===== flow/design.v =====
`timescale 1ns / 1ps
module key_debounce #(  
   parameter	DELAY_TIME = 250_000  
)(
		input wire	clk,		
		input wire  rstn,
		input wire	key_in,		
		output reg 	press_on			
);
reg		key_in_r0;		
reg		key_in_r1;		
reg 		key_in_nedge;		
reg	[$clog2(DELAY_TIME)-1:0]delay_cnt;		
reg		delay_flag;		 
always @(posedge clk or negedge rstn)
begin
    if(rstn == 1'b0) begin
        key_in_r0 <= 1'b0	;	
        key_in_r1 <= 1'b0	;	
    end
    else begin
       key_in_r0 <= key_in;
	   key_in_r1 <= key_in_r0;
    end
end
always @(posedge clk or negedge rstn)
begin
    if(rstn == 1'b0) begin
        key_in_nedge <= 1'b0;               
    end
    else begin
        key_in_nedge <= ~key_in_r0 & key_in_r1;
    end 
end
always @(posedge clk or negedge rstn)
begin
    if(rstn == 1'b0) begin
        delay_cnt  <= 'd0;	
    end
    else begin
        if((delay_flag == 1) && (delay_cnt == DELAY_TIME - 1))
				delay_cnt <= 0;
        else if ((delay_flag == 1) && (delay_cnt < DELAY_TIME - 1))
            delay_cnt <= delay_cnt + 1;
        else  
				delay_cnt <= 0;
    end
end
always @(posedge clk or negedge rstn)
begin
    if(rstn == 1'b0) begin
	 delay_flag <= 1'b0;		 
    end
    else begin
        if(key_in_nedge) begin	 
				delay_flag <= 1'b1;	 
        end
        else if (delay_cnt == DELAY_TIME - 1) begin
            delay_flag <= 1'b0;
        end
        else
            delay_flag <= delay_flag;
    end
end
always @(posedge clk or negedge rstn)
begin
    if(rstn == 1'b0) begin
        press_on <= 1'b0;
    end
    else begin
        if((delay_cnt == DELAY_TIME - 1) && (delay_flag == 1'b1)) begin		 
		    press_on <= 1'b1;
        end
        else begin
            press_on <= 1'b0;
        end
    end
end
endmodule
`timescale 1ns / 1ps
module Display(
    input	wire	clk,   
    input   wire  rstn,
    input	wire	[3:0]  sw_in,  
    input   wire  [2:0]  press_on,
    output	wire	[1:0]  reg_ab, 
    output  wire  [7:0]  led_time,
    output	wire 	[3:0]  seg_data_1, 
	 output	wire 	[3:0]  seg_data_2 
    );
localparam COUNT_1S = 12048;  
localparam Quarter_Time = 60; 	 
localparam Quarter_Time_rest = 10;	 
wire clk1h;
reg [13:0] counter ; 
reg [13:0] Qcounter ;
reg [6:0] scorer_A ; 
reg [6:0] scorer_B ; 
reg [6:0] Quarter_Time_Down ;	 
reg [2:0] Quarter_Time_rest_Down ;  
reg [4:0] AttackT_A ; 
reg [4:0] AttackT_B; 
reg [1:0] reg_ab_reg;
reg [7:0] led_time_reg ;
reg [3:0] seg_data_1_reg;
reg [3:0] seg_data_2_reg;
reg [1:0] DownCNT;	 
reg [6:0] countA_1;	 
reg [6:0] countA_2;	 
reg [6:0] countA_3;	 
reg [6:0] countB_1;	 
reg [6:0] countB_2;	 
reg [6:0] countB_3;	 
always @(posedge clk or negedge rstn)
begin
    if(rstn == 1'b0) begin	 
       led_time_reg <= 8'b0000_0000; 
       Qcounter <= 'd0; 
	    Quarter_Time_Down <= Quarter_Time;	
		 Quarter_Time_rest_Down <= Quarter_Time_rest;
	    DownCNT <= 'd0;
    end
    else begin
        if(Qcounter == COUNT_1S - 1) begin  
            Qcounter <= 'd0;
				if(Quarter_Time_Down == 0) begin        
						if(DownCNT == 2'd3) begin
						   DownCNT <= 2'd3;
							Quarter_Time_Down <=  0;
							Quarter_Time_rest_Down <= 0;
							led_time_reg <= {led_time_reg[5:0],1'b1,1'b1}; 
						end
						else begin
							if(Quarter_Time_rest_Down == 0)begin
								DownCNT <= DownCNT + 1'b1;
								Quarter_Time_Down <=  Quarter_Time;
								Quarter_Time_rest_Down <= Quarter_Time_rest;
								led_time_reg <= {led_time_reg[5:0],1'b1,1'b1}; 
							end
							else begin
								Quarter_Time_rest_Down <= Quarter_Time_rest_Down -1'b1;
							end
						end
				 end
				 else begin
					 Quarter_Time_Down <= Quarter_Time_Down - 1'b1;
				 end
        end
        else begin
           Qcounter <= Qcounter + 1; 
        end 
    end
end 
always @(posedge clk or negedge rstn)
begin
    if(rstn == 1'b0) begin
        scorer_A <= 'd0; 
        scorer_B <= 'd0; 
		  countA_1 <= 'd0;countA_2 <= 'd0;countA_3 <= 'd0;
		  countB_1 <= 'd0;countB_2 <= 'd0;countB_3 <= 'd0;
	 end
    else begin
        case(sw_in[3:1])
            3'b011:begin  
              case(press_on)  
                3'b001: begin
                    scorer_A <= scorer_A + 1;
						  countA_1 <= countA_1 + 1;
                end 
                3'b010: begin
                    scorer_A <= scorer_A + 2;
						  countA_2 <= countA_2 + 1;
                end 
                3'b100: begin
                    scorer_A <= scorer_A + 3;
						  countA_3 <= countA_3 + 1;
					 end
                default:begin
                    scorer_A <= scorer_A; 
                end
              endcase  
            end
            3'b111:begin  
               case(press_on)
                3'b001: begin
                    scorer_B <= scorer_B + 1;
						  countB_1 <= countB_1 + 1;
                end 
                3'b010: begin
                    scorer_B <= scorer_B + 2;
						  countB_2 <= countB_2 + 1;
                end 
                3'b100: begin
                    scorer_B <= scorer_B + 3;
						  countB_3 <= countB_3 + 1;
                end
                default:begin
                    scorer_B <= scorer_B; 
                end
              endcase     
            end			 
            default:begin
                scorer_A <= scorer_A; 
                scorer_B <= scorer_B; 
            end
        endcase
    end
end
always @(posedge clk or negedge rstn)
begin
    if(rstn == 1'b0) begin
        AttackT_A <= 5'd24;
        AttackT_B <= 5'd24;
        counter <=  'd0;
    end
    else begin
        case(sw_in[3:1])
		3'b000:begin    
              if(sw_in[0] == 1'b1) begin 
                    if(counter == COUNT_1S - 1) begin  
                            counter <= 'd0;
									 if(AttackT_A == 0) begin  
                                AttackT_A <= 0 ;
                            end
                            else begin
                               AttackT_A <= AttackT_A - 1'b1;
                            end
                    end
                    else begin
                       counter <= counter + 1;
                    end
             end
             else begin   
                counter <= counter;
             end   
		end
		3'b001:begin  
              if(sw_in[0] == 1'b1) begin  
                    if(counter == COUNT_1S - 1) begin  
                            counter <= 'd0;
                            if(AttackT_B == 0) begin 
                                AttackT_B <= 0 ;
                            end
                            else begin
                               AttackT_B <= AttackT_B - 1'b1;
                            end
                    end
                    else begin
                       counter <= counter + 1;
                    end
             end
             else begin   
                counter <= counter;
             end
		end
		3'b011:begin  
           counter <=  counter;
           AttackT_A <= AttackT_A;
		     AttackT_B <= AttackT_B;
		end
		3'b111:begin  
		     counter <=  counter;
           AttackT_A <= AttackT_A;
		     AttackT_B <= AttackT_B;
		end	
		default:begin
            counter <=  'd0;
            AttackT_A <= 5'd24;
		      AttackT_B <= 5'd24;
	    end
	   endcase
    end
end
always @(posedge clk or negedge rstn)
begin
    if(rstn == 1'b0) begin
		  seg_data_1_reg <= 4'd16; 
        seg_data_2_reg <= 4'd16;
		  reg_ab_reg <= 2'b11;
    end
    else begin
        case(sw_in[3:1])
		3'b000:begin    
            seg_data_2_reg <= AttackT_A%10; 
            seg_data_1_reg <= AttackT_A/10; 
			reg_ab_reg <= 2'b10;
		end
		3'b001:begin  
            seg_data_2_reg <= AttackT_B%10;
            seg_data_1_reg <= AttackT_B/10;
			reg_ab_reg <= 2'b01;
		end
		3'b011:begin  
            seg_data_2_reg <= scorer_A%10;
            seg_data_1_reg <= scorer_A/10;
			reg_ab_reg <= 2'b10;
		end
		3'b111:begin  
				seg_data_2_reg <= scorer_B%10;
				seg_data_1_reg <= scorer_B/10;
		   reg_ab_reg <= 2'b01;
		end			 
		3'b110:begin   
				if(Quarter_Time_Down == 0)begin
					seg_data_2_reg <= Quarter_Time_rest_Down%10;
					seg_data_1_reg <= Quarter_Time_rest_Down/10;end
				else begin
					seg_data_2_reg <= Quarter_Time_Down%10;
					seg_data_1_reg <= Quarter_Time_Down/10;end
		    reg_ab_reg <= 2'b00;
		end
		3'b100:begin   
            if(scorer_A > scorer_B) begin
					seg_data_2_reg <= 4'd10;   
					seg_data_1_reg <= scorer_A-scorer_B;   
					reg_ab_reg <= 2'b10;
			   end
				else if(scorer_A < scorer_B) begin
					seg_data_2_reg <= 4'd11;   
					seg_data_1_reg <= scorer_B-scorer_A;   
					reg_ab_reg <= 2'b01;
			   end 
				else begin	 
					seg_data_2_reg <= 4'd00;  
					seg_data_1_reg <= 4'd00;   
					reg_ab_reg <= 2'b00;
				end
		end
	   3'b010:begin
		case(press_on)	 
				3'b001:begin
					seg_data_2_reg <= countA_1%10;
					seg_data_1_reg <= countA_1/10;end
				3'b010:begin
					seg_data_2_reg <= countA_2%10;
					seg_data_1_reg <= countA_2/10;end
				3'b100:begin
					seg_data_2_reg <= countA_3%10;
					seg_data_1_reg <= countA_3/10;end
				endcase
		end
		3'b101:begin
				case(press_on)
				3'b001:begin
					seg_data_2_reg <= countB_1%10;
					seg_data_1_reg <= countB_1/10;end
				3'b010:begin
					seg_data_2_reg <= countB_2%10;
					seg_data_1_reg <= countB_2/10;end
				3'b100:begin
					seg_data_2_reg <= countB_3%10;
					seg_data_1_reg <= countB_3/10;end
				endcase
		end
		default:begin  
			seg_data_2_reg <= 4'd16;
			seg_data_1_reg <= 4'd16;
			reg_ab_reg <= 2'b11;
	    end
	endcase
    end
end    
assign reg_ab = reg_ab_reg;  
assign led_time = led_time_reg;
assign seg_data_1 = seg_data_1_reg;
assign seg_data_2 = seg_data_2_reg;
endmodule
`timescale 1ns / 1ps
module segment(
    input  [3:0] seg_data_1,
    input  [3:0] seg_data_2,
    output [8:0] seg_led_1,
    output [8:0] seg_led_2
);
function [8:0] seg;
    input [3:0] d;
    begin
        case (d)
            4'd0:  seg = 9'h3f;
            4'd1:  seg = 9'h06;
            4'd2:  seg = 9'h5b;
            4'd3:  seg = 9'h4f;
            4'd4:  seg = 9'h66;
            4'd5:  seg = 9'h6d;
            4'd6:  seg = 9'h7d;
            4'd7:  seg = 9'h07;
            4'd8:  seg = 9'h7f;
            4'd9:  seg = 9'h6f;
            4'd10: seg = 9'h77;  
            4'd11: seg = 9'h7c;  
            4'd12: seg = 9'h39;
            4'd13: seg = 9'h5e;
            4'd14: seg = 9'h79;
            default: seg = 9'h71;
        endcase
    end
endfunction
assign seg_led_1 = seg(seg_data_1);
assign seg_led_2 = seg(seg_data_2);
endmodule
`timescale 1ns / 1ps
module BallCompetition(
    input	wire clk,					 
    input   wire rstn,					 
    input	wire	[3:0]  sw_in,  	 
    input   wire  [2:0]  key_in,		 
    output	wire	[1:0]  reg_ab,  	 
    output  wire  [7:0]  led_time,	 
    output  [8:0]  seg_led_1,			 
	 output  [8:0]  seg_led_2			 
);
	localparam DelayTime = 250;   
   wire [2:0]	press_on;				 
	wire [3:0] seg_data_1;				 
	wire [3:0] seg_data_2;				 
    key_debounce	 
    #(.DELAY_TIME  (DelayTime))  
    key0
    (
		.clk(clk),		            
      .rstn(rstn),
      .key_in(key_in[0]),		
      .press_on(press_on[0])	       
    );
    key_debounce
    #(.DELAY_TIME  (DelayTime))  
    key1
    (
      .clk(clk),		           
      .rstn(rstn),
      .key_in(key_in[1]),		
      .press_on(press_on[1])	       
    );
    key_debounce
    #(.DELAY_TIME  (DelayTime))  
    key2
    (
      .clk(clk),		            
      .rstn(rstn),
      .key_in(key_in[2]),		
      .press_on(press_on[2])	      
    ); 
    Display u_Display(
      .clk(clk),  
      .rstn(rstn),
      .sw_in(sw_in),  
      .press_on(press_on),
      .reg_ab(reg_ab), 
      .led_time(led_time),
      .seg_data_1(seg_data_1),  
      .seg_data_2(seg_data_2)      
    );
    segment u_segment(
   .seg_data_1  (seg_data_1),	
	.seg_data_2  (seg_data_2),		
	.seg_led_1   (seg_led_1),		
	.seg_led_2	 (seg_led_2)
    );
endmodule

===== flow/run.sh =====
#!/bin/bash
# the make line also repeats each setting of config.mk as NAME=value (left out here)
make -C /OpenROAD-flow-scripts/flow DESIGN_CONFIG=/design/flow/config.mk WORK_HOME=/design/flow/orfs CLKGATE_MAP_FILE= finish

===== flow/config.mk =====
export PLATFORM = sky130hd
export DESIGN_NAME = BallCompetition
export DESIGN_NICKNAME = BallCompetition
export VERILOG_FILES = /design/flow/design.v
export SDC_FILE = /design/flow/constraint.sdc
export NUM_CORES = 4
export LEC_CHECK = 0
export CAP_MARGIN = 20
export CORE_MARGIN = 2
export CORE_UTILIZATION = 47
export CTS_CLUSTER_DIAMETER = 280
export CTS_CLUSTER_SIZE = 100
export GPL_ROUTABILITY_DRIVEN = 0
export PLACE_DENSITY = 0.53
export SLEW_MARGIN = 20
export TNS_END_PERCENT = 95

===== flow/constraint.sdc =====
create_clock -name core_clock -period 10.0 [get_ports {clk}]
set_input_delay 2.0000 -clock core_clock [delete_from_list [all_inputs] [get_ports {clk}]]
set_output_delay 2.0000 -clock core_clock [all_outputs]
set_load 0.01 [all_outputs]

==> run_results.csv, run 1 <==
group,metric,value,unit
die,design.core.area,23300,sq um
final_timing,clock_tree_skew_after_final_layout,0.0274,ns
die,die-height,157,um
layout,final.fill_count,2202,
critical_path,slowest_stage,"sky130_fd_sc_hd__clkdlybuf4s50_1",
critical_path,timing.critical_path.to,"u_Display.seg_data_1_reg[0]$_DFFE_PN0P_",
global_route,number_of_antenna_violations_at_the_first_check_in_global_routing,1,
power,combPwrFrac,0.217,
die,floorplan.core_util,0.473,
power,power_frac_seq,0.410,
detailed_routing,vias,9618,
global_route,globalRouteOverflowTotal,0,
layout,final-seq-area,3990,sq um
die,io-pin-count,37,
critical_path,crit_fanout,27,
die,rows,56,
clock_tree,cts_hold_buffers,0,
critical_path,critical_path_required,10.35,ns
critical_path,r2r_start,"key2.press_on$_DFF_PN0_",
global_route,groute.layer.met2.usage,0.397,
critical_path,worstPathBufferInverterCount,3,
critical_path,critical-path-top-delay-family,"simple AND/OR/NAND/NOR gates",
yosys,yosys_warnings,7,
detailed_routing,drt_first_pass_iters,5,
place,hpwl,22500,um
clock_tree,worst_skew_pair.late_latency,0.45,ns
final_timing,fin_crit,7.98,ns
critical_path,critPathMostFrequentCell,"sky130_fd_sc_hd__nor2_1",
global_route,met3_usage,0.0564,
min_path,critical_hold_path_startpoint,"key2.key_in_r0$_DFF_PN0_",
yosys,yosys.cell_count.top_type,"sky130_fd_sc_hd__dfrtp_1",
final_timing,final_hold_viol_count,0,
critical_path,crit_cells,26,
global_route,globalRouteMet1Util,0.351,
clock_tree,tritoncts,"yes",
detailed_routing,ant_nets,0,
global_route,grt_start_max_net_pins,105,
yosys,yosys.stat.chipArea,11000,sq um
clock_tree,clk_pin_slew,0.07,ns
yosys,fa_ha_area_frac,0.0743,
power,power.static_leakage,5.27,nW
detailed_routing,viasPerCell,5.98,
detailed_routing,antennaDiodeCount,0,
layout,final_nets,1348,
yosys,yosysSeqAreaShare,0.363,
detailed_routing,routed_wire_length_per_instance,19.0,um
final_timing,rsz0062_at_grt,"no",
die,chip_area,24700,sq um
layout,stdcell_count,1608,
yosys,ys_sh_xor,0.0628,
critical_path,worstSetupStartpointType,"input pin",
global_route,busiest_layer,"met2",
power,clock_power_share,0.373,
critical_path,arrival,8.33,ns
power,netSwitchingPower,609,uW
critical_path,worstReg2RegEnd,"u_Display.seg_data_1_reg[0]$_DFFE_PN0P_",
yosys,ys_cells,1266,
yosys,synthesis.area_per_instance,8.70,sq um
yosys,edf_count,0,
yosys,post_synth_and_or_nand_nor_area_fraction,0.224,
layout,comb_area,6540,sq um
final_timing,timing_max_transition_violations_final,0,
layout,synthToLayoutAreaGrowth,10.7,%
final_timing,setup_violations,0,
yosys,synthesis.instances,1266,
global_route,globalRouteTotalUtil,0.255,
yosys,multiplexer_fraction_of_the_synthesized_cell_area,0.0310,
yosys,ys_seq_elements,159,
global_route,grt_pass1_vias,9008,
critical_path,worst_setup_path_end_kind,"register",
place,number_of_port_buffers,32,
final_timing,worst_pin_slew,0.976,ns
power,power.internal,1.26,mW
yosys,area_leaders,"sky130_fd_sc_hd__dfrtp_1, sky130_fd_sc_hd__ha_1, sky130_fd_sc_hd__nor2_1, sky130_fd_sc_hd__nand2_1, sky130_fd_sc_hd__xnor2_1",
yosys,synth_cell_types,94,
job,tally_of_openroad_warnings,55,
clock_tree,ctsHtreeMaxLevel,4,
yosys,synth.logic.top_family,"simple AND/OR/NAND/NOR gates",
min_path,hp-class,"reg -> reg",
clock_tree,cts_buffer_depth,2,
critical_path,ff2ff_setup_slack,3.95,ns
yosys,netlist.top_cell.by_area,"sky130_fd_sc_hd__dfrtp_1",
global_route,first_pass_grt_wire_length,49200,um
power,switching_share,0.327,
final_timing,worst_slew_margin_rel,0.343,
yosys,synth.top_cell.area_share,0.336,
clock_tree,ctsRootBufferMaster,"sky130_fd_sc_hd__clkbuf_16",
yosys,netlist_top_cells_count,"sky130_fd_sc_hd__dfrtp_1, sky130_fd_sc_hd__nor2_1, sky130_fd_sc_hd__nand2_1",
yosys,ff_type,"sky130_fd_sc_hd__dfrtp_1",
clock_tree,cts_num_sinks,159,
power,power.density,153,nW/um^2
detailed_routing,drt_iter0_markers,944,
detailed_routing,detail_route.drc_violations,0,
yosys,postSynth.asyncResetShare,1.00,
die,die-width,157,um
final_timing,final_min_period_over_clock_period,0.798,
critical_path,ff2ff_path_depth,25,
power,clock_group_power,695,uW
critical_path,cpPeakStageDelay,1.07,ns
power,power_leader,"sequential cells",
place,post-place-cells,1576,
power,sequentialPower,764,uW
clock_tree,post-cts-setup-buffer-count,0,
final_timing,fin_setup_tns,0,ns
yosys,post_synth_instance_area,11000,sq um
clock_tree,cts_resized,0,
yosys,post_synth_ao_oa_area_fraction,0.200,
critical_path,crit_type,"in -> reg",
min_path,timing.hold.worst_endpoint,"key2.key_in_r1$_DFF_PN0_",
job,drv_cap,0,
final_timing,achievable-frequency,125,MHz
power,irDropWorstVdd,0.104,mV
critical_path,worstSetupStartpoint,"sw_in[1]",
min_path,min_path_cells,0,
detailed_routing,wl,30500,um
power,p_comb,405,uW
clock_tree,cts-buffers-inserted,17,
outcome,outcome,"complete, no violations",
[layer usage]
metal / vias to the layer above / part of all wire
li1: 4603 / -
met1: 4598 / 0.44
met2: 335 / 0.45
met3: 80 / 0.069
met4: 2 / 0.035
met5: - / 0.00043
[area by class of cell]
type | count | area share
tap | 319 | 0.0327
clock inverter | 15 | 0.0172
multi-input combinational | 994 | 0.536
timing repair buffer | 42 | 0.0321
sequential | 159 | 0.328
inverter | 62 | 0.0193
clock buffer | 17 | 0.0349
[stage by stage]
stage	util	area [sq um]	hold slack [ns]	total power, mW	setup slack (ns)
3_5_place_dp	0.497	11600	0.360	1.18	1.70
6_report	0.524	12200	0.378	1.87	2.02
2_1_floorplan	-	11000	0.354	1.05	3.21
3_3_place_gp	0.497	11600	0.362	1.18	1.84
4_1_cts	0.524	12200	0.377	1.89	2.15
5_1_grt	0.524	12200	0.397	1.98	1.62
==> run 2: changes to the inputs <==
- CORE_UTILIZATION: 47 -> 66
- CTS_CLUSTER_DIAMETER: 280 -> 388
- CTS_CLUSTER_SIZE: 100 -> default
- GPL_ROUTABILITY_DRIVEN: 0 -> default
- PLACE_DENSITY: 0.53 -> 0.35
- TNS_END_PERCENT: 95 -> default
- clock period: 10.0 -> 6.3 ns (I/O delays scaled with it)
==> run_results.csv, run 2 <==
group,metric,value,unit
detailed_routing,drt_iter0_markers,953,
yosys,multiplexer_fraction_of_the_synthesized_cell_area,0.0310,
global_route,globalRouteOverflowTotal,0,
power,switching_share,0.328,
critical_path,crit_fanout,18,
power,power_frac_seq,0.415,
place,gp_congestion,1.10,
yosys,area_leaders,"sky130_fd_sc_hd__dfrtp_1, sky130_fd_sc_hd__ha_1, sky130_fd_sc_hd__nor2_1, sky130_fd_sc_hd__nand2_1, sky130_fd_sc_hd__xnor2_1",
clock_tree,cts_num_sinks,159,
outcome,outcome,"complete, no violations",
power,clock_group_power,1.02,mW
power,power_leader,"sequential cells",
detailed_routing,wl,31300,um
die,floorplan.core_util,0.669,
critical_path,crit_type,"in -> reg",
yosys,yosys.cell_count.top_type,"sky130_fd_sc_hd__dfrtp_1",
yosys,post_synth_and_or_nand_nor_area_fraction,0.224,
yosys,netlist.top_cell.by_area,"sky130_fd_sc_hd__dfrtp_1",
yosys,ys_sh_xor,0.0628,
yosys,synthesis.instances,1266,
min_path,min_path_cells,0,
yosys,synth.logic.top_family,"simple AND/OR/NAND/NOR gates",
critical_path,critical_path_required,6.65,ns
die,die-width,133,um
clock_tree,cts_buffer_depth,2,
critical_path,worstSetupStartpointType,"input pin",
yosys,ff_type,"sky130_fd_sc_hd__dfrtp_1",
clock_tree,ctsHtreeMaxLevel,4,
power,design_power_total,2.94,mW
die,die-height,133,um
critical_path,crit_cells,23,
clock_tree,worst_skew_pair.late_latency,0.43,ns
final_timing,final_hold_viol_count,0,
place,pre_cts_slack,-0.141,ns
critical_path,cpPeakStageDelay,0.56,ns
global_route,grt_pass1_vias,9989,
final_timing,rsz0062_at_grt,"yes",
yosys,synth.top_cell.area_share,0.336,
critical_path,worstPathCellList,"clkdlybuf4s50_1 > buf_4 > and3b_1 > buf_4 > nand3_1 > o211ai_1 > a221oi_1 > o31ai_1 > nor4_4 > a211o_1 > and2_1 > nor2_1 > nor2_1 > nor2_1 > nor2_1 > a21oi_2 > ha_2 > nand2_1 > or3_1 > a211o_1 > a31oi_1 > mux2_2 > a31oi_1",
critical_path,slowest_stage,"sky130_fd_sc_hd__clkdlybuf4s50_1",
critical_path,worstReg2RegEnd,"u_Display.seg_data_1_reg[0]$_DFFE_PN0P_",
final_timing,achievable-frequency,165,MHz
clock_tree,clk_pin_slew,0.07,ns
global_route,number_of_antenna_violations_at_the_first_check_in_global_routing,0,
final_timing,setup_violations,0,
yosys,ys_seq_elements,159,
final_timing,worst_pin_slew,0.919,ns
detailed_routing,drt_first_pass_iters,6,
power,power.internal,1.97,mW
critical_path,worst_setup_path_end_kind,"register",
final_timing,worst_slew_margin_rel,0.388,
place,hpwl,23100,um
yosys,post_synth_ao_oa_area_fraction,0.200,
yosys,synthesis.area_per_instance,8.70,sq um
critical_path,arrival,6.41,ns
critical_path,critical-path-top-delay-family,"AND-OR/OR-AND gates",
yosys,postSynth.asyncResetShare,1.00,
detailed_routing,ant_nets,0,
detailed_routing,detail_route.drc_violations,0,
final_timing,fin_crit,6.06,ns
yosys,yosys_warnings,7,
job,tally_of_openroad_warnings,55,
yosys,yosys.stat.chipArea,11000,sq um
yosys,post_synth_instance_area,11000,sq um
yosys,fa_ha_area_frac,0.0743,
detailed_routing,antennaDiodeCount,0,
critical_path,timing.critical_path.to,"u_Display.seg_data_1_reg[0]$_DFFE_PN0P_",
power,clock_power_share,0.347,
yosys,yosysSeqAreaShare,0.363,
final_timing,clock_tree_skew_after_final_layout,0.0129,ns
job,drv_cap,0,
final_timing,fin_hold_ws,0.385,ns
global_route,globalRouteTotalUtil,0.361,
global_route,groute.layer.met2.usage,0.590,
power,power.density,233,nW/um^2
critical_path,r2r_start,"key2.press_on$_DFF_PN0_",
detailed_routing,viasPerCell,6.46,
critical_path,critPathMostFrequentCell,"sky130_fd_sc_hd__nor2_1",
final_timing,finalWorstSetupSlack,0.243,ns
detailed_routing,vias,10230,
global_route,globalRouteMet1Util,0.458,
power,power.static_leakage,5.62,nW
clock_tree,ctsRootBufferMaster,"sky130_fd_sc_hd__clkbuf_16",
place,number_of_port_buffers,32,
min_path,hp-class,"reg -> reg",
power,irDropWorstVdd,0.209,mV
global_route,met3_usage,0.0666,
final_timing,final_min_period_over_clock_period,0.961,
yosys,netlist_top_cells_count,"sky130_fd_sc_hd__dfrtp_1, sky130_fd_sc_hd__nor2_1, sky130_fd_sc_hd__nand2_1",
clock_tree,cts-buffers-inserted,17,
layout,synthToLayoutAreaGrowth,14.6,%
clock_tree,tritoncts,"yes",
power,p_comb,700,uW
critical_path,worstSetupStartpoint,"sw_in[1]",
die,io-pin-count,37,
critical_path,ff2ff_path_depth,25,
global_route,grt_start_max_net_pins,72,
global_route,busiest_layer,"met2",
die,design.core.area,16500,sq um
layout,final_nets,1423,
final_timing,fin_setup_tns,0,ns
power,sequentialPower,1.22,mW
critical_path,worstPathBufferInverterCount,3,
yosys,ys_cells,1266,
global_route,first_pass_grt_wire_length,50900,um
min_path,timing.hold.worst_endpoint,"key2.key_in_r1$_DFF_PN0_",
power,combPwrFrac,0.238,
final_timing,timing_max_transition_violations_final,0,
critical_path,ff2ff_setup_slack,0.84,ns
detailed_routing,routed_wire_length_per_instance,19.7,um
min_path,critical_hold_path_startpoint,"key2.key_in_r0$_DFF_PN0_",
die,chip_area,17700,sq um
die,rows,47,
yosys,synth_cell_types,94,
power,netSwitchingPower,965,uW
yosys,edf_count,0,
## run 2: cell type report
| type | instances | area, sq um |
|---|---|---|
| Multi-Input combinational cell | 994 | 6550 |
| Timing Repair Buffer | 117 | 973 |
| Clock buffer | 17 | 425 |
| Fill cell | 1189 | 3840 |
| Sequential cell | 159 | 3990 |
| Tap cell | 220 | 275 |
| Inverter | 62 | 235 |
| Clock inverter | 15 | 166 |
## run 2: metrics by stage
step	cells	utilization	instance area [sq um]
after global routing	1584	0.767	12600
after global placement	1552	0.729	12000
final	1584	0.767	12600
after CTS	1584	0.765	12600
after detailed placement	1552	0.729	12000
after floorplan	1269	-	11000
## run 2: per-layer routing
metal / wire [um] / up-vias / part of all wire
met4: 1550 / 0 / 0.049
met5: 0 / - / 0
met3: 2180 / 130 / 0.070
met2: 14600 / 485 / 0.47
met1: 12900 / 4856 / 0.41
li1: - / 4759 / -
## run 2: timing repair
action | CTS | global route
setup buffers | 0 | 0
endpoints found under the setup margin | 0 | 3
resized | 0 | 7
hold buffers | 0 | 0
==> run 3: changes to the inputs <==
- ABC_AREA: default -> 1
- CAP_MARGIN: 20 -> 15
- CORE_ASPECT_RATIO: default -> 1.08
- CORE_UTILIZATION: 66 -> 72
- CTS_CLUSTER_DIAMETER: 388 -> 332
- CTS_CLUSTER_SIZE: default -> 15
- MAX_ROUTING_LAYER: default -> met5
- PLACE_DENSITY: 0.35 -> 0.37
- SETUP_SLACK_MARGIN: default -> -0.15
- TNS_END_PERCENT: default -> 100
- clock period: 6.3 -> 4.45 ns (I/O delays scaled with it)
==> run_results.csv, run 3 <==
group,metric,value,unit
power,p_comb,1.67,mW
final_timing,setup_violations,5,
clock_tree,cts-buffers-inserted,17,
detailed_routing,antennaDiodeCount,0,
critical_path,worstSetupStartpoint,"sw_in[1]",
power,power.internal,3.07,mW
critical_path,worst_setup_path_end_kind,"register",
place,gp_congestion,1.02,
final_timing,rsz0062_at_grt,"yes",
clock_tree,cts_buffer_depth,2,
yosys,synth.logic.top_family,"simple AND/OR/NAND/NOR gates",
detailed_routing,detail_route.drc_violations,0,
critical_path,ff2ff_path_depth,36,
die,rows,47,
final_timing,finalWorstSetupSlack,-0.265,ns
critical_path,cpPeakStageDelay,0.25,ns
global_route,first_pass_grt_wire_length,52500,um
layout,final_nets,1794,
die,floorplan.core_util,0.732,
clock_tree,clk_pin_slew,0.08,ns
final_timing,achievable-frequency,212,MHz
die,design.core.area,15300,sq um
yosys,ys_seq_elements,159,
power,power.density,355,nW/um^2
power,sequentialPower,1.74,mW
critical_path,r2r_start,"key1.press_on$_DFF_PN0_",
critical_path,arrival,5.09,ns
place,post-place-cells,1884,
detailed_routing,vias,11801,
final_timing,clock_tree_skew_after_final_layout,0.00957,ns
outcome,so.violations,"setup timing",
critical_path,critical-path-top-delay-family,"simple AND/OR/NAND/NOR gates",
final_timing,final_hold_viol_count,0,
clock_tree,ctsRootBufferMaster,"sky130_fd_sc_hd__clkbuf_16",
power,clock_power_share,0.306,
power,netSwitchingPower,1.84,mW
min_path,min_path_cells,0,
final_timing,worst_pin_slew,0.900,ns
final_timing,fin_hold_ws,0.391,ns
clock_tree,tritoncts,"yes",
global_route,globalRouteTotalUtil,0.404,
yosys,ys_cells,1521,
critical_path,critPathMostFrequentCell,"sky130_fd_sc_hd__nand2_1",
place,dpl-instance-area,12800,sq um
critical_path,timing.critical_path.to,"u_Display.seg_data_2_reg[1]$_DFFE_PN0P_",
yosys,synthesis.instances,1521,
clock_tree,worst_skew_pair.late_latency,0.45,ns
detailed_routing,drt_first_pass_iters,8,
yosys,post_synth_and_or_nand_nor_area_fraction,0.310,
min_path,timing.hold.worst_endpoint,"key1.key_in_r1$_DFF_PN0_",
min_path,critical_hold_path_startpoint,"key1.key_in_r0$_DFF_PN0_",
place,pre_cts_slack,-0.931,ns
die,chip_area,16600,sq um
clock_tree,cts_num_sinks,159,
final_timing,worst_slew_margin_rel,0.400,
critical_path,critical_path_required,4.82,ns
outcome,outcome,"complete, but fails checks",
detailed_routing,routed_wire_length_per_instance,18.4,um
detailed_routing,viasPerCell,6.11,
layout,stdcell_count,1931,
place,hpwl,22900,um
final_timing,final_min_period_over_clock_period,1.06,
power,power_frac_seq,0.355,
critical_path,crit_fanout,6,
yosys,multiplexer_fraction_of_the_synthesized_cell_area,0.00101,
critical_path,worstPathBufferInverterCount,9,
yosys,ff_type,"sky130_fd_sc_hd__dfrtp_1",
power,clock_group_power,1.50,mW
detailed_routing,wl,35500,um
power,power_leader,"sequential cells",
layout,synthToLayoutAreaGrowth,23.3,%
power,power.static_leakage,7.28,nW
critical_path,crit_type,"in -> reg",
die,io-pin-count,37,
yosys,postSynth.asyncResetShare,1.00,
critical_path,crit_cells,36,
die,die-height,134,um
global_route,grt_start_max_net_pins,113,
power,irDropWorstVdd,0.332,mV
yosys,yosys.cell_count.top_type,"sky130_fd_sc_hd__nand2_1",
critical_path,ff2ff_setup_slack,-0.25,ns
yosys,post_synth_instance_area,11200,sq um
yosys,yosys_warnings,7,
yosys,edf_count,0,
job,tally_of_openroad_warnings,56,
place,number_of_port_buffers,32,
power,switching_share,0.375,
yosys,area_leaders,"sky130_fd_sc_hd__dfrtp_1, sky130_fd_sc_hd__nand2_1, sky130_fd_sc_hd__inv_1, sky130_fd_sc_hd__ha_1, sky130_fd_sc_hd__nor2_1",
yosys,synthesis.area_per_instance,7.36,sq um
final_timing,timing_max_transition_violations_final,0,
job,drv_cap,0,
power,combPwrFrac,0.339,
critical_path,slowest_stage,"sky130_fd_sc_hd__o21ai_0",
global_route,globalRouteOverflowTotal,0,
yosys,synth.top_cell.area_share,0.331,
yosys,netlist_top_cells_count,"sky130_fd_sc_hd__nand2_1, sky130_fd_sc_hd__inv_1, sky130_fd_sc_hd__dfrtp_1",
critical_path,worstSetupStartpointType,"input pin",
yosys,yosysSeqAreaShare,0.356,
detailed_routing,drt_iter0_markers,1446,
yosys,yosys.stat.chipArea,11200,sq um
layout,stdcell_area,13800,sq um
yosys,ys_sh_xor,0.0579,
min_path,hp-class,"reg -> reg",
detailed_routing,ant_nets,0,
yosys,synth_cell_types,57,
global_route,grt_pass1_vias,11319,
yosys,netlist.top_cell.by_area,"sky130_fd_sc_hd__dfrtp_1",
yosys,post_synth_ao_oa_area_fraction,0.103,
yosys,fa_ha_area_frac,0.0731,
final_timing,fin_crit,4.72,ns
global_route,number_of_antenna_violations_at_the_first_check_in_global_routing,2,
clock_tree,ctsHtreeMaxLevel,4,
critical_path,worstReg2RegEnd,"u_Display.seg_data_2_reg[1]$_DFFE_PN0P_",
die,die-width,124,um
-- run 3: area by class of cell --
| cell class | instances | area (sq um) |
|---|---|---|
| clock inverters | 15 | 179 |
| inverters | 239 | 912 |
| repair buffers | 204 | 1660 |
| multi-input cells | 1101 | 6390 |
| fillers | 729 | 1480 |
| clock buffers | 17 | 425 |
| well taps | 196 | 245 |
| flip-flops and latches | 159 | 3990 |
-- run 3: timing repair --
item                                    4_1_cts  5_1_grt
endpoints found under the setup margin        5        5
pin swaps                                     3       48
hold buffers                                  0        0
gates resized                                16       90
buffers inserted                              2       14
-- run 3: metrics by stage --
step	util	total power [mW]	TNS (ns)
after floorplan	-	2.69	-0.0418
after global routing	0.903	5.17	-2.51
after global placement	0.835	3.18	-3.29
final	0.903	4.91	-0.865
after CTS	0.878	4.76	-0.526
after detailed placement	0.835	3.26	-4.10
-- run 3: metal layers --
metal  share of wire  global-route usage
met1            0.36               0.482
met2            0.47               0.675
met3           0.094              0.0741
met4           0.076               0.240
met5         0.00048                   0
==> run 4: changes to the inputs <==
- CAP_MARGIN: 15 -> 20
- CORE_ASPECT_RATIO: 1.08 -> default
- CTS_CLUSTER_DIAMETER: 332 -> 396
- CTS_CLUSTER_SIZE: 15 -> 100
- MAX_ROUTING_LAYER: met5 -> default
- PLACE_DENSITY: 0.37 -> 0.39
- SETUP_SLACK_MARGIN: -0.15 -> 1.53
- TNS_END_PERCENT: 100 -> 10
- clock period: 4.45 -> 6.3 ns (I/O delays scaled with it)
==> run_results.csv, run 4 <==
group,metric,value,unit
outcome,outcome,"complete, no violations",
power,power.density,262,nW/um^2
power,power_leader,"sequential cells",
job,tally_of_openroad_warnings,58,
global_route,grt_start_max_net_pins,101,
final_timing,final_min_period_over_clock_period,0.826,
power,netSwitchingPower,1.28,mW
final_timing,clock_tree_skew_after_final_layout,0.0103,ns
detailed_routing,drt_first_pass_iters,7,
job,drv_cap,0,
power,power.static_leakage,6.78,nW
yosys,ys_seq_elements,159,
min_path,timing.hold.worst_endpoint,"key2.key_in_r1$_DFF_PN0_",
global_route,first_pass_grt_wire_length,50500,um
clock_tree,cts_hold_buffers,0,
yosys,yosys_warnings,7,
yosys,post_synth_instance_area,11200,sq um
power,clock_power_share,0.313,
yosys,yosys.stat.chipArea,11200,sq um
yosys,ys_sh_xor,0.0579,
critical_path,worstSetupStartpoint,"sw_in[1]",
detailed_routing,detail_route.drc_violations,0,
detailed_routing,antennaDiodeCount,0,
min_path,critical_hold_path_startpoint,"key2.key_in_r0$_DFF_PN0_",
place,number_of_port_buffers,32,
detailed_routing,routed_wire_length_per_instance,18.1,um
global_route,globalRouteTotalUtil,0.384,
yosys,ff_type,"sky130_fd_sc_hd__dfrtp_1",
critical_path,worst_setup_path_end_kind,"register",
final_timing,final_hold_viol_count,0,
final_timing,worst_pin_slew,0.935,ns
critical_path,arrival,5.56,ns
yosys,netlist.top_cell.by_area,"sky130_fd_sc_hd__dfrtp_1",
die,rows,45,
yosys,area_leaders,"sky130_fd_sc_hd__dfrtp_1, sky130_fd_sc_hd__nand2_1, sky130_fd_sc_hd__inv_1, sky130_fd_sc_hd__ha_1, sky130_fd_sc_hd__nor2_1",
critical_path,cpPeakStageDelay,0.31,ns
die,die-height,129,um
min_path,hp-class,"reg -> reg",
yosys,synth.logic.top_family,"simple AND/OR/NAND/NOR gates",
final_timing,fin_setup_tns,0,ns
detailed_routing,met2_length,16100,um
critical_path,timing.critical_path.to,"u_Display.seg_data_2_reg[3]$_DFFE_PN0P_",
clock_tree,ctsHtreeMaxLevel,4,
power,power.internal,2.13,mW
critical_path,crit_type,"in -> reg",
clock_tree,ctsRootBufferMaster,"sky130_fd_sc_hd__clkbuf_16",
critical_path,ff2ff_path_depth,37,
final_timing,rsz0062_at_grt,"yes",
yosys,post_synth_and_or_nand_nor_area_fraction,0.310,
layout,final-seq-area,3990,sq um
yosys,post_synth_ao_oa_area_fraction,0.103,
layout,final.fill_count,883,
clock_tree,tritoncts,"yes",
clock_tree,worst_skew_pair.late_latency,0.44,ns
min_path,min_path_cells,0,
detailed_routing,drt_iter0_markers,1266,
yosys,netlist_top_cells_count,"sky130_fd_sc_hd__nand2_1, sky130_fd_sc_hd__inv_1, sky130_fd_sc_hd__dfrtp_1",
layout,stdcell_area,13000,sq um
final_timing,timing_max_transition_violations_final,0,
power,switching_share,0.375,
critical_path,r2r_start,"key1.press_on$_DFF_PN0_",
final_timing,worst_slew_margin_rel,0.377,
detailed_routing,dr_wl_met3,2720,um
global_route,globalRouteOverflowTotal,0,
layout,final_util,0.857,
critical_path,crit_cells,40,
power,design_power_total,3.41,mW
power,sequentialPower,1.23,mW
power,irDropWorstVdd,0.306,mV
critical_path,worstReg2RegEnd,"u_Display.seg_data_2_reg[3]$_DFFE_PN0P_",
layout,final_nets,1679,
critical_path,critPathMostFrequentCell,"sky130_fd_sc_hd__nand2_1",
final_timing,achievable-frequency,192,MHz
global_route,grt_pass1_vias,10717,
die,io-pin-count,37,
die,die-width,129,um
power,power_frac_seq,0.361,
power,clock_group_power,1.07,mW
yosys,synthesis.area_per_instance,7.36,sq um
global_route,number_of_antenna_violations_at_the_first_check_in_global_routing,0,
critical_path,critical-path-top-delay-family,"simple AND/OR/NAND/NOR gates",
place,gp_congestion,1.01,
clock_tree,clk_pin_slew,0.07,ns
detailed_routing,viasPerCell,6.16,
place,hpwl,21400,um
yosys,edf_count,0,
critical_path,crit_fanout,8,
yosys,yosys.cell_count.top_type,"sky130_fd_sc_hd__nand2_1",
detailed_routing,vias,11132,
yosys,postSynth.asyncResetShare,1.00,
critical_path,critical_path_required,6.66,ns
yosys,ys_cells,1521,
power,combPwrFrac,0.326,
yosys,yosysSeqAreaShare,0.356,
critical_path,slowest_stage,"sky130_fd_sc_hd__nand3b_1",
yosys,fa_ha_area_frac,0.0731,
critical_path,worstSetupStartpointType,"input pin",
die,chip_area,16600,sq um
detailed_routing,highest_layer,"met4",
place,dpl-instance-area,11600,sq um
clock_tree,cts_num_sinks,159,
die,floorplan.core_util,0.737,
final_timing,setup_violations,0,
clock_tree,cts_buffer_depth,2,
critical_path,worstPathBufferInverterCount,8,
power,p_comb,1.11,mW
detailed_routing,met1Wirelength,12300,um
layout,synthToLayoutAreaGrowth,16.3,%
layout,comb_area,6480,sq um
clock_tree,cts-buffers-inserted,17,
detailed_routing,wl,32700,um
critical_path,ff2ff_setup_slack,1.34,ns
yosys,multiplexer_fraction_of_the_synthesized_cell_area,0.00101,
yosys,synth_cell_types,57,
die,design.core.area,15200,sq um
yosys,synth.top_cell.area_share,0.331,
yosys,synthesis.instances,1521,
detailed_routing,ant_nets,0,
final_timing,fin_crit,5.20,ns
run 4: cell type report:
type,count,area share
timing repair buffer,88,0.0594
inverter,239,0.0714
multi-input combinational,1102,0.498
clock inverter,15,0.0144
clock buffer,17,0.0327
sequential,159,0.307
tap,188,0.0181
run 4: repair_timing:
| item | in CTS | in global routing |
|---|---|---|
| buffers inserted | 27 | 20 |
| gates cloned | 1 | 0 |
| pin swaps | 21 | 36 |
| gates resized | 68 | 57 |
| setup endpoints to repair | 5 | 5 |
run 4: metal layers:
metal / GRT usage / vias to the layer above
met5: 0 / -
met4: 0.203 / 0
met3: 0.0711 / 184
met2: 0.654 / 709
met1: 0.467 / 5191
li1: - / 5048
run 4: through the flow:
| stage | cells | worst slack (ns) | hold WS [ns] |
|---|---|---|---|
| 2_1_floorplan | 1524 | 1.50 | 0.354 |
| 3_3_place_gp | 1728 | 0.196 | 0.362 |
| 3_5_place_dp | 1728 | 0.105 | 0.374 |
| 4_1_cts | 1788 | 1.52 | 0.399 |
| 5_1_grt | 1808 | 0.713 | 0.411 |
| 6_report | 1808 | 1.10 | 0.393 |
==> run 5: changes to the inputs <==
- CORE_ASPECT_RATIO: default -> 0.94
- CTS_CLUSTER_DIAMETER: 396 -> 360
- CTS_CLUSTER_SIZE: 100 -> 75
- HOLD_SLACK_MARGIN: default -> -0.06
- MAX_ROUTING_LAYER: default -> met5
- PLACE_DENSITY: 0.39 -> 0.37
- SETUP_SLACK_MARGIN: 1.53 -> -0.15
- TNS_END_PERCENT: 10 -> 100
- clock period: 6.3 -> 4.37 ns (I/O delays scaled with it)
==> run_results.csv, run 5 <==
group,metric,value,unit
global_route,grt_start_max_net_pins,88,
power,sequentialPower,1.78,mW
critical_path,worstSetupStartpointType,"register",
final_timing,rsz0062_at_grt,"yes",
yosys,multiplexer_fraction_of_the_synthesized_cell_area,0.00101,
yosys,postSynth.asyncResetShare,1.00,
critical_path,cpPeakStageDelay,0.41,ns
job,tally_of_openroad_warnings,54,
global_route,first_pass_grt_wire_length,53400,um
yosys,yosysSeqAreaShare,0.356,
layout,stdcell_count,1955,
yosys,ys_seq_elements,159,
min_path,min_path_cells,0,
yosys,yosys.stat.chipArea,11200,sq um
min_path,hp-class,"reg -> reg",
yosys,post_synth_and_or_nand_nor_area_fraction,0.310,
final_timing,final_hold_viol_count,0,
layout,synthToLayoutAreaGrowth,25.4,%
yosys,yosys.cell_count.top_type,"sky130_fd_sc_hd__nand2_1",
final_timing,timing_max_transition_violations_final,0,
critical_path,worstPathBufferInverterCount,7,
power,combPwrFrac,0.350,
detailed_routing,vias,12186,
detailed_routing,met2_length,17600,um
critical_path,worstReg2RegEnd,"u_Display.seg_data_2_reg[3]$_DFFE_PN0P_",
power,power_frac_seq,0.340,
detailed_routing,routed_wire_length_per_instance,19.0,um
power,power.static_leakage,7.37,nW
clock_tree,cts_hold_buffers,0,
yosys,area_leaders,"sky130_fd_sc_hd__dfrtp_1, sky130_fd_sc_hd__nand2_1, sky130_fd_sc_hd__inv_1, sky130_fd_sc_hd__ha_1, sky130_fd_sc_hd__nor2_1",
layout,final.fill_count,675,
clock_tree,clk_pin_slew,0.08,ns
power,clock_power_share,0.310,
yosys,synthesis.area_per_instance,7.36,sq um
die,die-width,133,um
critical_path,slowest_stage,"sky130_fd_sc_hd__dfrtp_1",
yosys,ys_cells,1521,
place,pre_cts_slack,-1.00,ns
outcome,so.violations,"setup timing",
yosys,netlist_top_cells_count,"sky130_fd_sc_hd__nand2_1, sky130_fd_sc_hd__inv_1, sky130_fd_sc_hd__dfrtp_1",
yosys,yosys_warnings,7,
die,design.core.area,15300,sq um
power,power.density,374,nW/um^2
global_route,globalRouteTotalUtil,0.401,
global_route,number_of_antenna_violations_at_the_first_check_in_global_routing,0,
detailed_routing,viasPerCell,6.23,
clock_tree,worst_skew_pair.late_latency,0.46,ns
final_timing,fin_hold_ws,0.389,ns
critical_path,worstSetupStartpoint,"key1.press_on$_DFF_PN0_",
die,floorplan.core_util,0.732,
power,power.internal,3.27,mW
yosys,fa_ha_area_frac,0.0731,
detailed_routing,detail_route.drc_violations,0,
die,rows,44,
detailed_routing,drt_iter0_markers,1735,
clock_tree,tritoncts,"yes",
outcome,outcome,"complete, but fails checks",
die,die-height,125,um
clock_tree,cts-buffers-inserted,17,
critical_path,ff2ff_setup_slack,-0.26,ns
detailed_routing,wl,37100,um
final_timing,achievable-frequency,216,MHz
power,switching_share,0.376,
yosys,post_synth_instance_area,11200,sq um
final_timing,finalWorstSetupSlack,-0.260,ns
global_route,globalRouteOverflowTotal,0,
yosys,edf_count,0,
power,power_leader,"combinational cells",
yosys,synth_cell_types,57,
yosys,netlist.top_cell.by_area,"sky130_fd_sc_hd__dfrtp_1",
yosys,post_synth_ao_oa_area_fraction,0.103,
min_path,critical_hold_path_startpoint,"key2.key_in_r0$_DFF_PN0_",
power,clock_group_power,1.63,mW
critical_path,crit_type,"reg -> reg",
clock_tree,ctsHtreeMaxLevel,4,
layout,stdcell_area,14000,sq um
power,netSwitchingPower,1.97,mW
yosys,synth.logic.top_family,"simple AND/OR/NAND/NOR gates",
critical_path,critical-path-top-delay-family,"simple AND/OR/NAND/NOR gates",
layout,final_nets,1807,
critical_path,critical_path_required,4.74,ns
power,p_comb,1.83,mW
critical_path,timing.critical_path.to,"u_Display.seg_data_2_reg[3]$_DFFE_PN0P_",
die,io-pin-count,37,
critical_path,ff2ff_path_depth,47,
yosys,ff_type,"sky130_fd_sc_hd__dfrtp_1",
yosys,ys_sh_xor,0.0579,
place,dpl-instance-area,12800,sq um
yosys,synth.top_cell.area_share,0.331,
detailed_routing,highest_layer,"met4",
critical_path,worst_setup_path_end_kind,"register",
detailed_routing,antennaDiodeCount,0,
detailed_routing,drt_first_pass_iters,8,
critical_path,r2r_start,"key1.press_on$_DFF_PN0_",
critical_path,critPathMostFrequentCell,"sky130_fd_sc_hd__nand2_1",
critical_path,crit_cells,47,
final_timing,worst_pin_slew,0.866,ns
power,irDropWorstVdd,0.440,mV
final_timing,fin_crit,4.63,ns
place,number_of_port_buffers,32,
final_timing,clock_tree_skew_after_final_layout,0.0172,ns
critical_path,crit_fanout,4,
place,post-place-cells,1895,
final_timing,setup_violations,5,
place,hpwl,22800,um
clock_tree,ctsRootBufferMaster,"sky130_fd_sc_hd__clkbuf_16",
job,drv_cap,0,
yosys,synthesis.instances,1521,
die,chip_area,16600,sq um
global_route,grt_pass1_vias,11360,
clock_tree,cts_buffer_depth,2,
min_path,timing.hold.worst_endpoint,"key2.key_in_r1$_DFF_PN0_",
clock_tree,cts_num_sinks,159,
place,gp_congestion,1.04,
detailed_routing,met1Wirelength,13300,um
detailed_routing,ant_nets,0,
final_timing,worst_slew_margin_rel,0.423,
critical_path,arrival,5.00,ns
detailed_routing,dr_wl_met3,3420,um
layout,final_util,0.917,
final_timing,final_min_period_over_clock_period,1.06,
-- run 5: routing by layer --
metal | vias to the layer above | track usage
met5 | - | 0
met1 | 5652 | 0.470
met2 | 919 | 0.689
met4 | 0 | 0.207
met3 | 319 | 0.0936
li1 | 5296 | -
-- run 5: timing repair --
action | in CTS | in global routing
buffers inserted | 6 | 23
pin swaps | 9 | 76
setup endpoints to repair | 5 | 5
gates resized | 20 | 108
-- run 5: final cells by class --
| type | instances | area (sq um) | area share |
|---|---|---|---|
| Inverter | 239 | 910 | 0.0648 |
| Clock inverter | 15 | 205 | 0.0146 |
| Timing Repair Buffer | 217 | 1760 | 0.125 |
| Clock buffer | 17 | 425 | 0.0303 |
| Sequential cell | 159 | 3990 | 0.284 |
| Multi-Input combinational cell | 1101 | 6490 | 0.462 |
| Tap cell | 207 | 259 | 0.0184 |
-- run 5: through the flow --
| step | TNS [ns] | total power, mW |
|---|---|---|
| floorplan | -0.201 | 2.74 |
| global placement | -3.75 | 3.22 |
| detailed placement | -4.46 | 3.32 |
| CTS | -0.452 | 4.96 |
| global route | -2.29 | 5.44 |
| finish | -0.954 | 5.24 |
==> run 6: changes to the inputs <==
- CORE_ASPECT_RATIO: 0.94 -> 0.5
- CORE_MARGIN: 2 -> 5
- CORE_UTILIZATION: 72 -> 62
- CTS_CLUSTER_DIAMETER: 360 -> 268
- CTS_CLUSTER_SIZE: 75 -> 95
- HOLD_SLACK_MARGIN: -0.06 -> default
- PLACE_DENSITY: 0.37 -> default
- SETUP_SLACK_MARGIN: -0.15 -> 1.08
- TNS_END_PERCENT: 100 -> 30
- clock period: 4.37 -> 5.45 ns (I/O delays scaled with it)
==> run_results.csv, run 6 <==
group,metric,value,unit
outcome,outcome,"complete, no violations",
critical_path,slowest_stage,"sky130_fd_sc_hd__nand3b_1",
power,p_comb,1.26,mW
power,power_frac_seq,0.362,
final_timing,rsz0062_at_grt,"yes",
critical_path,worstReg2RegEnd,"u_Display.seg_data_2_reg[2]$_DFFE_PN0P_",
clock_tree,worst_skew_pair.late_latency,0.44,ns
yosys,yosys_warnings,7,
critical_path,arrival,4.87,ns
clock_tree,ctsHtreeMaxLevel,4,
global_route,grt_pass1_vias,10242,
die,rows,34,
yosys,ys_seq_elements,159,
power,sequentialPower,1.42,mW
critical_path,r2r_start,"u_Display.Quarter_Time_Down[0]$_DFFE_PN0P_",
detailed_routing,drt_iter0_markers,866,
power,clock_power_share,0.317,
final_timing,finalWorstSetupSlack,0.895,ns
yosys,synthesis.area_per_instance,7.36,sq um
yosys,fa_ha_area_frac,0.0731,
die,io-pin-count,37,
critical_path,cpPeakStageDelay,0.22,ns
power,power.static_leakage,6.93,nW
min_path,hp-class,"reg -> reg",
critical_path,worstPathBufferInverterCount,6,
layout,final_nets,1712,
critical_path,worst_setup_path_end_kind,"register",
global_route,grt_start_max_net_pins,119,
clock_tree,cts_hold_buffers,0,
power,clock_group_power,1.24,mW
critical_path,timing.critical_path.to,"u_Display.seg_data_2_reg[2]$_DFFE_PN0P_",
global_route,globalRouteOverflowTotal,0,
yosys,netlist.top_cell.by_area,"sky130_fd_sc_hd__dfrtp_1",
detailed_routing,drt_first_pass_iters,5,
place,hpwl,21400,um
detailed_routing,vias,10447,
power,netSwitchingPower,1.42,mW
detailed_routing,highest_layer,"met4",
yosys,yosys.stat.chipArea,11200,sq um
detailed_routing,wl,28900,um
layout,final.fill_count,1337,
yosys,area_leaders,"sky130_fd_sc_hd__dfrtp_1, sky130_fd_sc_hd__nand2_1, sky130_fd_sc_hd__inv_1, sky130_fd_sc_hd__ha_1, sky130_fd_sc_hd__nor2_1",
yosys,post_synth_ao_oa_area_fraction,0.103,
yosys,synth.top_cell.area_share,0.331,
power,power.density,294,nW/um^2
clock_tree,cts_num_sinks,159,
final_timing,setup_violations,0,
place,pre_cts_slack,-0.253,ns
clock_tree,ctsRootBufferMaster,"sky130_fd_sc_hd__clkbuf_16",
yosys,postSynth.asyncResetShare,1.00,
critical_path,crit_type,"in -> reg",
layout,final_util,0.759,
detailed_routing,detail_route.drc_violations,0,
final_timing,final_min_period_over_clock_period,0.836,
place,number_of_port_buffers,32,
die,chip_area,21000,sq um
final_timing,worst_slew_margin_rel,0.373,
detailed_routing,viasPerCell,5.54,
job,drv_cap,0,
global_route,number_of_antenna_violations_at_the_first_check_in_global_routing,0,
yosys,synth_cell_types,57,
critical_path,crit_fanout,8,
place,gp_congestion,0.971,
power,power.internal,2.50,mW
power,switching_share,0.363,
detailed_routing,dr_wl_met3,1930,um
yosys,yosysSeqAreaShare,0.356,
yosys,ff_type,"sky130_fd_sc_hd__dfrtp_1",
final_timing,fin_crit,4.55,ns
clock_tree,tritoncts,"yes",
yosys,ys_cells,1521,
yosys,netlist_top_cells_count,"sky130_fd_sc_hd__nand2_1, sky130_fd_sc_hd__inv_1, sky130_fd_sc_hd__dfrtp_1",
final_timing,clock_tree_skew_after_final_layout,0.0174,ns
final_timing,worst_pin_slew,0.940,ns
yosys,post_synth_and_or_nand_nor_area_fraction,0.310,
power,power_leader,"sequential cells",
yosys,synth.logic.top_family,"simple AND/OR/NAND/NOR gates",
global_route,first_pass_grt_wire_length,48000,um
final_timing,final_hold_viol_count,0,
clock_tree,cts_buffer_depth,2,
final_timing,timing_max_transition_violations_final,0,
min_path,min_path_cells,0,
final_timing,achievable-frequency,220,MHz
detailed_routing,met1Wirelength,12500,um
yosys,multiplexer_fraction_of_the_synthesized_cell_area,0.00101,
die,floorplan.core_util,0.637,
global_route,globalRouteTotalUtil,0.278,
detailed_routing,antennaDiodeCount,0,
yosys,post_synth_instance_area,11200,sq um
critical_path,crit_cells,37,
detailed_routing,met2_length,13900,um
clock_tree,cts-buffers-inserted,17,
power,irDropWorstVdd,0.249,mV
die,die-height,105,um
layout,synthToLayoutAreaGrowth,19.0,%
clock_tree,clk_pin_slew,0.07,ns
min_path,critical_hold_path_startpoint,"key0.key_in_r0$_DFF_PN0_",
critical_path,critPathMostFrequentCell,"sky130_fd_sc_hd__nand2_1",
job,tally_of_openroad_warnings,58,
critical_path,worstSetupStartpoint,"sw_in[2]",
critical_path,worstSetupStartpointType,"input pin",
yosys,edf_count,0,
power,combPwrFrac,0.322,
critical_path,critical-path-top-delay-family,"simple AND/OR/NAND/NOR gates",
detailed_routing,ant_nets,0,
critical_path,ff2ff_setup_slack,1.01,ns
detailed_routing,routed_wire_length_per_instance,15.3,um
die,design.core.area,17600,sq um
critical_path,critical_path_required,5.77,ns
yosys,synthesis.instances,1521,
min_path,timing.hold.worst_endpoint,"key0.key_in_r1$_DFF_PN0_",
final_timing,fin_setup_tns,0,ns
critical_path,ff2ff_path_depth,38,
yosys,yosys.cell_count.top_type,"sky130_fd_sc_hd__nand2_1",
yosys,ys_sh_xor,0.0579,
die,die-width,200,um
==> run 6: per-stage QoR <==
step	power, mW	instance area, sq um	hold slack, ns	cells
after floorplan	2.21	11300	0.354	1524
after global placement	2.52	12100	0.362	1811
after detailed placement	2.57	12100	0.367	1811
after CTS	3.86	13100	0.388	1870
after global routing	4.16	13300	0.404	1887
final	3.92	13300	0.384	1887
==> run 6: cell type report <==
cell class	instances	area [sq um]	share of cell area
clock buffer	18	439	0.0330
clock inverter	14	160	0.0120
inverter	239	923	0.0693
multi-input combinational	1103	6480	0.486
sequential	159	3990	0.300
tap	234	293	0.0220
timing repair buffer	120	1040	0.0777
==> run 6: layer usage <==
metal  GRT usage  up-vias
li1            -     5124
met1       0.368     4926
met2       0.466      339
met3      0.0569       58
met4      0.0761        0
met5           0        -
==> run 6: timing repair <==
action                     in CTS  in global routing
resized                        57                 34
gates cloned                    1                  1
setup buffers                  26                 16
setup endpoints to repair       5                  5
pin swaps                      33                 41
==> run 7: changes to the inputs <==
- ABC_AREA: 1 -> default
- CAP_MARGIN: 20 -> 15
- CORE_ASPECT_RATIO: 0.5 -> 1.37
- CORE_MARGIN: 5 -> 2
- CORE_UTILIZATION: 62 -> 40
- CTS_CLUSTER_DIAMETER: 268 -> default
- CTS_CLUSTER_SIZE: 95 -> 20
- GPL_ROUTABILITY_DRIVEN: default -> 1
- HOLD_SLACK_MARGIN: default -> 0.11
- MAX_ROUTING_LAYER: met5 -> default
- SETUP_SLACK_MARGIN: 1.08 -> default
- TNS_END_PERCENT: 30 -> default
- clock period: 5.45 -> 10.0 ns (I/O delays scaled with it)
==> run_results.csv, run 7 <==
group,metric,value,unit
outcome,outcome,"complete, no violations",
yosys,synth.logic.top_family,"simple AND/OR/NAND/NOR gates",
critical_path,worstSetupStartpointType,"input pin",
detailed_routing,wl,32300,um
critical_path,crit_fanout,13,
power,power_leader,"sequential cells",
die,design.core.area,27300,sq um
yosys,ys_cells,1266,
power,power.density,151,nW/um^2
clock_tree,clk_pin_slew,0.08,ns
yosys,yosys.cell_count.top_type,"sky130_fd_sc_hd__dfrtp_1",
detailed_routing,drt_first_pass_iters,5,
power,clock_power_share,0.361,
global_route,globalRouteTotalUtil,0.228,
clock_tree,cts-buffers-inserted,17,
yosys,netlist_top_cells_count,"sky130_fd_sc_hd__dfrtp_1, sky130_fd_sc_hd__nor2_1, sky130_fd_sc_hd__nand2_1",
final_timing,clock_tree_skew_after_final_layout,0.0210,ns
yosys,post_synth_and_or_nand_nor_area_fraction,0.224,
clock_tree,cts_hold_buffers,0,
critical_path,r2r_start,"u_Display.Quarter_Time_Down[1]$_DFFE_PN0P_",
final_timing,final_hold_viol_count,0,
detailed_routing,detail_route.drc_violations,0,
yosys,netlist.top_cell.by_area,"sky130_fd_sc_hd__dfrtp_1",
min_path,hp-class,"reg -> reg",
yosys,ys_sh_xor,0.0628,
power,p_comb,411,uW
clock_tree,ctsRootBufferMaster,"sky130_fd_sc_hd__clkbuf_16",
die,die-width,146,um
place,hpwl,24500,um
clock_tree,worst_skew_pair.late_latency,0.45,ns
critical_path,arrival,8.03,ns
final_timing,setup_violations,0,
clock_tree,ctsHtreeMaxLevel,4,
place,post-place-cells,1620,
yosys,ff_type,"sky130_fd_sc_hd__dfrtp_1",
detailed_routing,routed_wire_length_per_instance,19.5,um
yosys,edf_count,0,
place,number_of_port_buffers,32,
detailed_routing,viasPerCell,5.86,
yosys,synthesis.area_per_instance,8.70,sq um
final_timing,achievable-frequency,131,MHz
power,power.internal,1.27,mW
power,power.static_leakage,5.25,nW
clock_tree,cts_num_sinks,159,
critical_path,critPathMostFrequentCell,"sky130_fd_sc_hd__nor2_1",
yosys,synthesis.instances,1266,
yosys,multiplexer_fraction_of_the_synthesized_cell_area,0.0310,
place,gp_congestion,1.07,
power,power_frac_seq,0.415,
layout,synthToLayoutAreaGrowth,10.7,%
yosys,synth_cell_types,94,
final_timing,fin_setup_tns,0,ns
final_timing,finalWorstSetupSlack,2.34,ns
yosys,yosys.stat.chipArea,11000,sq um
power,clock_group_power,665,uW
critical_path,ff2ff_setup_slack,3.87,ns
global_route,grt_pass1_vias,9369,
critical_path,cpPeakStageDelay,0.80,ns
layout,final.fill_count,2711,
final_timing,fin_hold_ws,0.376,ns
power,combPwrFrac,0.223,
yosys,postSynth.asyncResetShare,1.00,
critical_path,ff2ff_path_depth,22,
die,floorplan.core_util,0.404,
die,chip_area,28900,sq um
critical_path,timing.critical_path.to,"u_Display.seg_data_1_reg[0]$_DFFE_PN0P_",
clock_tree,cts_buffer_depth,2,
job,drv_cap,0,
layout,final_util,0.447,
clock_tree,tritoncts,"yes",
yosys,post_synth_instance_area,11000,sq um
yosys,ys_seq_elements,159,
critical_path,worstSetupStartpoint,"sw_in[2]",
detailed_routing,vias,9681,
power,irDropWorstVdd,0.128,mV
global_route,grt_start_max_net_pins,71,
global_route,globalRouteOverflowTotal,0,
global_route,number_of_antenna_violations_at_the_first_check_in_global_routing,0,
power,netSwitchingPower,573,uW
clock_tree,cts_resized,0,
critical_path,slowest_stage,"sky130_fd_sc_hd__nor2_1",
die,die-height,198,um
layout,stdcell_count,1652,
detailed_routing,antennaDiodeCount,0,
detailed_routing,drt_iter0_markers,550,
min_path,critical_hold_path_startpoint,"key0.key_in_r0$_DFF_PN0_",
layout,final_nets,1346,
yosys,yosys_warnings,7,
yosys,yosysSeqAreaShare,0.363,
critical_path,critical_path_required,10.38,ns
die,rows,71,
min_path,timing.hold.worst_endpoint,"key0.key_in_r1$_DFF_PN0_",
critical_path,worst_setup_path_end_kind,"register",
yosys,fa_ha_area_frac,0.0743,
yosys,synth.top_cell.area_share,0.336,
critical_path,worstPathBufferInverterCount,3,
critical_path,crit_type,"in -> reg",
yosys,area_leaders,"sky130_fd_sc_hd__dfrtp_1, sky130_fd_sc_hd__ha_1, sky130_fd_sc_hd__nor2_1, sky130_fd_sc_hd__nand2_1, sky130_fd_sc_hd__xnor2_1",
power,sequentialPower,765,uW
final_timing,rsz0062_at_grt,"no",
critical_path,worstReg2RegEnd,"u_Display.seg_data_1_reg[0]$_DFFE_PN0P_",
final_timing,worst_pin_slew,0.968,ns
critical_path,critical-path-top-delay-family,"simple AND/OR/NAND/NOR gates",
clock_tree,post-cts-setup-buffer-count,0,
final_timing,worst_slew_margin_rel,0.352,
die,io-pin-count,37,
power,switching_share,0.311,
job,tally_of_openroad_warnings,51,
critical_path,crit_cells,25,
min_path,min_path_cells,0,
final_timing,fin_crit,7.66,ns
global_route,first_pass_grt_wire_length,51700,um
final_timing,final_min_period_over_clock_period,0.766,
final_timing,timing_max_transition_violations_final,0,
detailed_routing,ant_nets,0,
place,pre_cts_slack,2.02,ns
yosys,post_synth_ao_oa_area_fraction,0.200,
==> run 7: layout make-up <==
class,count,area (sq um),area share
sequential,159,3990,0.327
clock buffer,18,439,0.0360
clock inverter,14,155,0.0127
inverter,62,235,0.0193
timing repair buffer,40,377,0.0309
multi-input combinational,994,6540,0.536
tap,365,457,0.0375
==> run 7: routing by layer <==
| layer | up-vias | share of wire | GRT usage |
|---|---|---|---|
| li1 | 4602 | - | - |
| met1 | 4666 | 0.40 | 0.264 |
| met2 | 307 | 0.49 | 0.391 |
| met3 | 106 | 0.052 | 0.0429 |
| met4 | 0 | 0.060 | 0.136 |
| met5 | - | 0 | 0 |
==> run 7: through the flow <==
stage / total power [mW] / instance area (sq um)
floorplan: 1.05 / 11000
global placement: 1.18 / 11600
detailed placement: 1.19 / 11600
CTS: 1.87 / 12200
global route: 1.95 / 12200
finish: 1.84 / 12200
No activity file was given, so power comes from the tool's default toggle rates.
